## eth_rx
module eth_rx (
    input wire i_clk,
    input wire i_reset,
    input wire [31:0] i_xver_rx_data,
    output logic [31:0] m00_axis_tdata,
    output logic [3:0] m00_axis_tkeep,
    output logic m00_axis_tvalid,
    output logic m00_axis_tlast,
    output logic m00_axis_tuser
);
Size in the first run: roughly 4800 cells after synthesis, ~430 flip-flops, roughly 73 I/O pins, roughly 37000 µm² of cells after synthesis.
make LEC_CHECK=0 CAP_MARGIN=20 CORE_MARGIN=2 CORE_UTILIZATION=70 CTS_CLUSTER_DIAMETER=339 CTS_CLUSTER_SIZE=20 MAX_ROUTING_LAYER=met4 PLACE_DENSITY_LB_ADDON=0.03 SETUP_SLACK_MARGIN=1.53 SLEW_MARGIN=20 finish   # period 5.39 ns
run.sh (not shown) runs the stock make flow with config.mk's settings and CLKGATE_MAP_FILE=.
The first run aborted during global routing (GRT-0232).
Rerun with:
--- a/flow/config.mk
+++ b/flow/config.mk
@@ -12,5 +12,4 @@
 export CTS_CLUSTER_SIZE = 20
 export MAX_ROUTING_LAYER = met4
-export PLACE_DENSITY_LB_ADDON = 0.03
-export SETUP_SLACK_MARGIN = 1.53
+export PLACE_DENSITY = 0.64
 export SLEW_MARGIN = 20
==> flow/constraint.sdc (replaced) <==
create_clock -name core_clock -period 4.69 [get_ports {i_clk}]
set_input_delay 0.9380 -clock core_clock [delete_from_list [all_inputs] [get_ports {i_clk}]]
set_output_delay 0.9380 -clock core_clock [all_outputs]
set_load 0.01 [all_outputs]
What happened: The new run finished with setup timing left; die size is unchanged; area after synthesis stays the same; synthesized cell count does not change.
Rerun with:
--- a/flow/config.mk
+++ b/flow/config.mk
@@ -8,8 +8,4 @@
 export CAP_MARGIN = 20
 export CORE_MARGIN = 2
-export CORE_UTILIZATION = 70
-export CTS_CLUSTER_DIAMETER = 339
-export CTS_CLUSTER_SIZE = 20
-export MAX_ROUTING_LAYER = met4
-export PLACE_DENSITY = 0.64
+export CORE_UTILIZATION = 40
 export SLEW_MARGIN = 20
==> flow/constraint.sdc (replaced) <==
create_clock -name core_clock -period 6.29 [get_ports {i_clk}]
set_input_delay 1.2580 -clock core_clock [delete_from_list [all_inputs] [get_ports {i_clk}]]
set_output_delay 1.2580 -clock core_clock [all_outputs]
set_load 0.01 [all_outputs]
What happened:
- Now the flow passed the timing, DRC and antenna checks
- non-clock buffer count decreases by 405
- synthesized cell count does not change
- wire length shrinks by 7.3%
- first-iteration DRC count goes down by 49%
- final cell count grows by 2.5%
- register-to-register slack gains 1400 ps

---

Starting RTL as in the previous note.
make LEC_CHECK=0 CAP_MARGIN=0 CELL_PAD_IN_SITES_DETAIL_PLACEMENT=2 CORE_MARGIN=7 CORE_UTILIZATION=51 GPL_ROUTABILITY_DRIVEN=0 GPL_TIMING_DRIVEN=1 MAX_ROUTING_LAYER=met5 MIN_ROUTING_LAYER=met2 PLACE_DENSITY=0.52 SETUP_SLACK_MARGIN=1.4 SLEW_MARGIN=20 TNS_END_PERCENT=70 finish   # period 5.96 ns
The first run failed in detailed placement (DPL-0033).
Then changed:
==> flow/config.mk (replaced) <==
export PLATFORM = sky130hd
export DESIGN_NAME = eth_rx
export DESIGN_NICKNAME = eth_rx
export VERILOG_FILES = /design/flow/design.v
export SDC_FILE = /design/flow/constraint.sdc
export NUM_CORES = 4
export LEC_CHECK = 0
export CAP_MARGIN = 20
export CORE_MARGIN = 2
export CORE_UTILIZATION = 33
export SLEW_MARGIN = 20
==> flow/constraint.sdc (replaced) <==
create_clock -name core_clock -period 8.65 [get_ports {i_clk}]
set_input_delay 1.7300 -clock core_clock [delete_from_list [all_inputs] [get_ports {i_clk}]]
set_output_delay 1.7300 -clock core_clock [all_outputs]
set_load 0.01 [all_outputs]
The changed run finished with timing, DRC and antenna clean.
Area after synthesis stays the same.
Die area rises by 43%.
Synthesized cell count is unchanged.

---

Starting RTL as in the previous note.
export LEC_CHECK = 0
export CAP_MARGIN = 20
export CELL_PAD_IN_SITES_DETAIL_PLACEMENT = 2
export CORE_MARGIN = 4
export CORE_UTILIZATION = 15
export GPL_ROUTABILITY_DRIVEN = 1
export GPL_TIMING_DRIVEN = 1
export HOLD_SLACK_MARGIN = 0.21
export MIN_ROUTING_LAYER = met1
export PLACE_DENSITY = 0.9
export SLEW_MARGIN = 20
export TNS_END_PERCENT = 30
create_clock -name core_clock -period 6.86 [get_ports {i_clk}]
The first run completed without violations.
==> next run, changes <==
==> flow/config.mk (replaced) <==
export PLATFORM = sky130hd
export DESIGN_NAME = eth_rx
export DESIGN_NICKNAME = eth_rx
export VERILOG_FILES = /design/flow/design.v
export SDC_FILE = /design/flow/constraint.sdc
export NUM_CORES = 4
export LEC_CHECK = 0
export CAP_MARGIN = 20
export CORE_MARGIN = 2
export CORE_UTILIZATION = 72
export CTS_CLUSTER_DIAMETER = 321
export CTS_CLUSTER_SIZE = 98
export SLEW_MARGIN = 20
==> flow/constraint.sdc (replaced) <==
create_clock -name core_clock -period 4.5 [get_ports {i_clk}]
set_input_delay 0.9000 -clock core_clock [delete_from_list [all_inputs] [get_ports {i_clk}]]
set_output_delay 0.9000 -clock core_clock [all_outputs]
set_load 0.01 [all_outputs]
=>
- The new run aborted during global routing
- die area went down by 79%
- synthesized cell count does not change
- synthesized area stays the same
